==> job 4158 <==
==> flow/design.v <==
module huff_encoder (
	clk,
	reset,
	io_in,
	io_out
);
	input wire clk;
	input wire reset;
	input wire [11:0] io_in;
	output reg [11:0] io_out;
	reg [23:0] data_in;
	reg [8:0] freq_in;
	reg [1:0] count;
	reg [3:0] odd_idx;
	reg [3:0] even_idx;
	wire [56:0] initial_node;
	reg [2:0] state;
	reg [19:0] huff_tree [0:5];
	reg [56:0] in_huff_tree;
	reg [2:0] in_pad;
	wire [2:0] out_pad;
	wire [75:0] out_huff_tree;
	wire [18:0] merged_node;
	reg [8:0] encoded_value;
	reg [8:0] encoded_mask;
	reg done;
	reg [14:0] character;
	reg [2:0] encoded_value_h [0:5];
	reg [2:0] a;
	reg [2:0] b;
	reg [2:0] c;
	reg [2:0] encoded_value_l;
	reg [2:0] encoded_value_r;
	reg is_n_odd;
	freq_calc freq_calc_ins(
		.data_in(data_in),
		.freq_in(freq_in),
		.node(initial_node)
	);
	node_sorter node_sorter_ins(
		.clk(clk),
		.input_node(in_huff_tree[0+:57]),
		.input_pad(in_pad),
		.output_node(out_huff_tree[19+:57]),
		.output_pad(out_pad)
	);
	assign out_huff_tree[0+:19] = 19'b0;
	merge_nodes merge_nodes_ins(
		.min_node(out_huff_tree[57+:19]),
		.second_min_node(out_huff_tree[38+:19]),
		.merged_node(merged_node)
	);
	always @(posedge clk) begin : huffman_enc
		if (reset) begin
			state <= 3'b001;
			a <= 3'd0;
			b <= 3'b000;
			c <= 3'b000;
			done = 'b0;
			in_pad <= 3'b000;
			begin : sv2v_autoblock_1
				reg signed [31:0] i;
				for (i = 0; i < 3; i = i + 1)
					begin
						encoded_value[(2 - i) * 3+:3] = 'b0;
						encoded_mask[(2 - i) * 3+:3] = 'b0;
						in_huff_tree[((2 - i) * 19) + 18-:5] <= 'b0;
						in_huff_tree[((2 - i) * 19) + 13-:3] <= 'b0;
						in_huff_tree[((2 - i) * 19) + 10] <= 'b0;
						in_huff_tree[((2 - i) * 19) + 9-:5] <= 'b0;
						in_huff_tree[((2 - i) * 19) + 4-:5] <= 'b0;
						character[(2 - i) * 5+:5] = 'b0;
					end
			end
			begin : sv2v_autoblock_2
				reg signed [31:0] i;
				for (i = 0; i < 6; i = i + 1)
					begin
						encoded_value_h[i] = 'b0;
						huff_tree[i][19-:5] = 'b0;
						huff_tree[i][14] = 1'b0;
						huff_tree[i][3-:2] = 'b0;
						huff_tree[i][13-:5] = 'b0;
						huff_tree[i][8-:5] = 'b0;
						huff_tree[i][1-:2] = 'b0;
					end
			end
			encoded_value_l = 'b0;
			encoded_value_r = 'b0;
		end
		else
			case (state)
				3'b001: begin
					done = 'b0;
					io_out <= 'b0;
					a <= 'b0;
					b <= 'b0;
					if (io_in[11] == 1'b1) begin
						if (c < 3) begin
							data_in[(2 - c) * 8+:8] <= io_in[7:0];
							freq_in[(2 - c) * 3+:3] <= io_in[10:8];
						end
						c <= c + 1'b1;
					end
					state <= (c == 3 ? 3'b010 : 3'b001);
				end
				3'b010: begin
					count = 3;
					begin : sv2v_autoblock_3
						reg signed [31:0] i;
						for (i = 0; i < 3; i = i + 1)
							in_huff_tree[(2 - i) * 19+:19] <= initial_node[(2 - i) * 19+:19];
					end
					in_pad <= 3'b000;
					state <= 3'b011;
				end
				3'b011: state <= 3'b100;
				3'b100: begin
					in_huff_tree[38+:19] <= merged_node;
					in_huff_tree[0+:38] <= out_huff_tree[0+:38];
					in_pad <= {out_pad[2] | out_pad[1], out_pad[0], 1'b1};
					count = count - 1'b1;
					even_idx = count << 1'b1;
					odd_idx = even_idx + 1'b1;
					huff_tree[even_idx][19-:5] = out_huff_tree[75-:5];
					huff_tree[odd_idx][19-:5] = out_huff_tree[56-:5];
					huff_tree[even_idx][14] = out_huff_tree[67];
					huff_tree[odd_idx][14] = out_huff_tree[48];
					huff_tree[even_idx][13-:5] = out_huff_tree[66-:5];
					huff_tree[odd_idx][13-:5] = out_huff_tree[47-:5];
					huff_tree[even_idx][8-:5] = out_huff_tree[61-:5];
					huff_tree[odd_idx][8-:5] = out_huff_tree[42-:5];
					huff_tree[1][19-:5] = out_huff_tree[75-:5];
					huff_tree[1][14] = out_huff_tree[67];
					huff_tree[1][13-:5] = out_huff_tree[66-:5];
					huff_tree[1][8-:5] = out_huff_tree[61-:5];
					if (!(count[0] | count[1]))
						state <= 3'b101;
					else
						state <= 3'b011;
				end
				3'b101: begin
					begin : sv2v_autoblock_4
						reg signed [31:0] l;
						for (l = 5; l > 1; l = l - 1)
							begin : sv2v_autoblock_5
								reg signed [31:0] n;
								for (n = 1; n < 6; n = n + 1)
									if ((huff_tree[n][14] == 'b0) && ((huff_tree[n][13-:5] == huff_tree[l][19-:5]) || (huff_tree[n][8-:5] == huff_tree[l][19-:5])))
										huff_tree[l][3-:2] = n;
							end
					end
					begin : sv2v_autoblock_6
						reg signed [31:0] n;
						for (n = 2; n < 6; n = n + 1)
							huff_tree[n][1-:2] = huff_tree[huff_tree[n][3-:2]][1-:2] + 1'b1;
					end
					state <= 3'b110;
				end
				3'b110: begin
					begin : sv2v_autoblock_7
						reg signed [31:0] n;
						for (n = 2; n < 6; n = n + 1)
							begin
								encoded_value_l = encoded_value_h[huff_tree[n][3-:2]] << 1'b1;
								encoded_value_r = (encoded_value_h[huff_tree[n][3-:2]] << 1'b1) | 1'b1;
								is_n_odd = n[0];
								if (huff_tree[n][3-:2] != 1'b1)
									encoded_value_h[n] = (is_n_odd ? encoded_value_r : encoded_value_l);
								else if (huff_tree[n][3-:2] == 1'b1)
									encoded_value_h[n][0] = (is_n_odd ? 1'b1 : 1'b0);
							end
					end
					begin : sv2v_autoblock_8
						integer i;
						for (i = 0; i <= 2; i = i + 1)
							begin : sv2v_autoblock_9
								reg signed [31:0] n;
								for (n = 1; n < 6; n = n + 1)
									if ((huff_tree[n][19-:5] == data_in[((2 - i) * 8) + 3-:4]) && (huff_tree[n][14] == 'b1)) begin
										encoded_mask[(2 - i) * 3+:3] = (1'b1 << huff_tree[n][1-:2]) - 1'b1;
										encoded_value[(2 - i) * 3+:3] = encoded_value_h[n];
										character[(2 - i) * 5+:5] = huff_tree[n][19-:5];
									end
							end
					end
					state <= 3'b111;
				end
				3'b111: begin
					c <= 'b0;
					done = 1'b1;
					io_out[8:0] <= (b[0] == 1'b0 ? {done, 3'b011, (a > 2 ? 5'b00000 : character[(2 - a) * 5+:5])} : {done, 2'b00, encoded_mask[(2 - a) * 3+:3], encoded_value[(2 - a) * 3+:3]});
					b <= b + 1'b1;
					a <= (b[0] == 1'b1 ? a + 1 : a);
					state <= (a > 2 ? 3'b001 : 3'b111);
				end
				default: state <= 3'b001;
			endcase
	end
endmodule
module freq_calc (
	data_in,
	freq_in,
	node
);
	input wire [23:0] data_in;
	input wire [8:0] freq_in;
	output reg [56:0] node;
	always @(*) begin : sv2v_autoblock_1
		reg signed [31:0] i;
		for (i = 0; i < 3; i = i + 1)
			begin
				node[((2 - i) * 19) + 18-:5] = data_in[(2 - i) * 8+:8];
				node[((2 - i) * 19) + 13-:3] = freq_in[(2 - i) * 3+:3];
				node[((2 - i) * 19) + 9-:5] = 'b0;
				node[((2 - i) * 19) + 4-:5] = 'b0;
				node[((2 - i) * 19) + 10] = 1'b1;
			end
	end
endmodule
module node_sorter (
	clk,
	input_node,
	input_pad,
	output_node,
	output_pad
);
	input wire clk;
	input wire [56:0] input_node;
	input wire [2:0] input_pad;
	output reg [56:0] output_node;
	output reg [2:0] output_pad;
	reg [18:0] temp_node;
	reg [56:0] sort_tmp;
	reg [2:0] pad_tmp;
	always @(posedge clk) begin
		begin : sv2v_autoblock_1
			reg signed [31:0] i;
			for (i = 0; i < 3; i = i + 1)
				sort_tmp = input_node;
		end
		pad_tmp = input_pad;
		begin : sv2v_autoblock_2
			reg signed [31:0] j;
			for (j = 0; j < 2; j = j + 1)
				begin : sv2v_autoblock_3
					reg signed [31:0] k;
					for (k = 0; k < 2; k = k + 1)
						if (!(pad_tmp[2 - k] | pad_tmp[2 - (k + 1)]) && (((sort_tmp[((2 - k) * 19) + 13-:3] == sort_tmp[((2 - (k + 1)) * 19) + 13-:3]) && (sort_tmp[((2 - k) * 19) + 18-:5] > sort_tmp[((2 - (k + 1)) * 19) + 18-:5])) || (sort_tmp[((2 - k) * 19) + 13-:3] > sort_tmp[((2 - (k + 1)) * 19) + 13-:3]))) begin
							temp_node = sort_tmp[(2 - k) * 19+:19];
							sort_tmp[(2 - k) * 19+:19] = sort_tmp[(2 - (k + 1)) * 19+:19];
							sort_tmp[(2 - (k + 1)) * 19+:19] = temp_node;
							pad_tmp[2 - k] = 1'b0;
							pad_tmp[2 - (k + 1)] = 1'b0;
						end
				end
		end
		output_node <= sort_tmp;
		output_pad <= pad_tmp;
	end
endmodule
module merge_nodes (
	min_node,
	second_min_node,
	merged_node
);
	input wire [18:0] min_node;
	input wire [18:0] second_min_node;
	output wire [18:0] merged_node;
	assign merged_node[18-:5] = min_node[18-:5] + second_min_node[18-:5];
	assign merged_node[13-:3] = min_node[13-:3] + second_min_node[13-:3];
	assign merged_node[9-:5] = min_node[18-:5];
	assign merged_node[4-:5] = second_min_node[18-:5];
	assign merged_node[10] = 1'b0;
endmodule
`default_nettype none
module my_chip (
    input logic [11:0] io_in,  
    output logic [11:0] io_out,  
    input logic clock,
    input logic reset  
);
    huff_encoder DUT(.clk(clock), .reset(reset), .io_in(io_in), .io_out(io_out));  
endmodule
==> flow/run.sh <==
#!/bin/bash
# the make line also repeats each setting of config.mk as NAME=value (left out here)
make -C /OpenROAD-flow-scripts/flow DESIGN_CONFIG=/design/flow/config.mk WORK_HOME=/design/flow/orfs CLKGATE_MAP_FILE= finish
==> flow/config.mk <==
export PLATFORM = sky130hd
export DESIGN_NAME = my_chip
export DESIGN_NICKNAME = my_chip
export VERILOG_FILES = /design/flow/design.v
export SDC_FILE = /design/flow/constraint.sdc
export NUM_CORES = 4
export LEC_CHECK = 0
export ABC_AREA = 1
export CAP_MARGIN = 0
export CORE_ASPECT_RATIO = 1.34
export CORE_MARGIN = 2
export CORE_UTILIZATION = 72
export CTS_CLUSTER_DIAMETER = 81
export CTS_CLUSTER_SIZE = 96
export PLACE_DENSITY_LB_ADDON = 0.02
export SETUP_SLACK_MARGIN = 0.56
export SLEW_MARGIN = 20
==> flow/constraint.sdc <==
create_clock -name core_clock -period 1.86 [get_ports {clock}]
set_input_delay 0.3720 -clock core_clock [delete_from_list [all_inputs] [get_ports {clock}]]
set_output_delay 0.3720 -clock core_clock [all_outputs]
set_load 0.01 [all_outputs]
==> inputs of job 8147, as changes to job 4158 <==
ABC_AREA = not set   (was 1)
CAP_MARGIN = 20   (was 0)
CORE_ASPECT_RATIO = not set   (was 1.34)
CORE_UTILIZATION = 57   (was 72)
CTS_CLUSTER_DIAMETER = not set   (was 81)
CTS_CLUSTER_SIZE = not set   (was 96)
PLACE_DENSITY_LB_ADDON = not set   (was 0.02)
SETUP_SLACK_MARGIN = not set   (was 0.56)
==> flow/constraint.sdc (replaced) <==
create_clock -name core_clock -period 6.06 [get_ports {clock}]
set_input_delay 1.2120 -clock core_clock [delete_from_list [all_inputs] [get_ports {clock}]]
set_output_delay 1.2120 -clock core_clock [all_outputs]
set_load 0.01 [all_outputs]
==> results.py <==
# Physical implementation metrics
metrics = {
    "run_status": {
        "status": "aborted with a tool error",
        "failing_step": "clock tree synthesis",
        "error_line": "[ERROR DPL-0033] detailed placement checks failed during check placement.",
    },
    "synth": {
        "synth_area_um2": 19120,
    },
    "floorplan": {
        "chipArea_um2": 27880,
    },
}
(the above is from job 4158)
==> results.py <==
# Auto-generated metrics
metrics = {
    "run_status": {
        "status": "finished with violations",
        "so.violations": "negative setup slack",
    },
    "timing": {
        "setup_viol": 38,
        "final_critical_path_setup_slack_ps": -710.8,
    },
    "floorplan": {
        "chipArea_um2": 34960,
    },
    "synth": {
        "synth_area_um2": 19080,
    },
}
(the above is from job 8147)
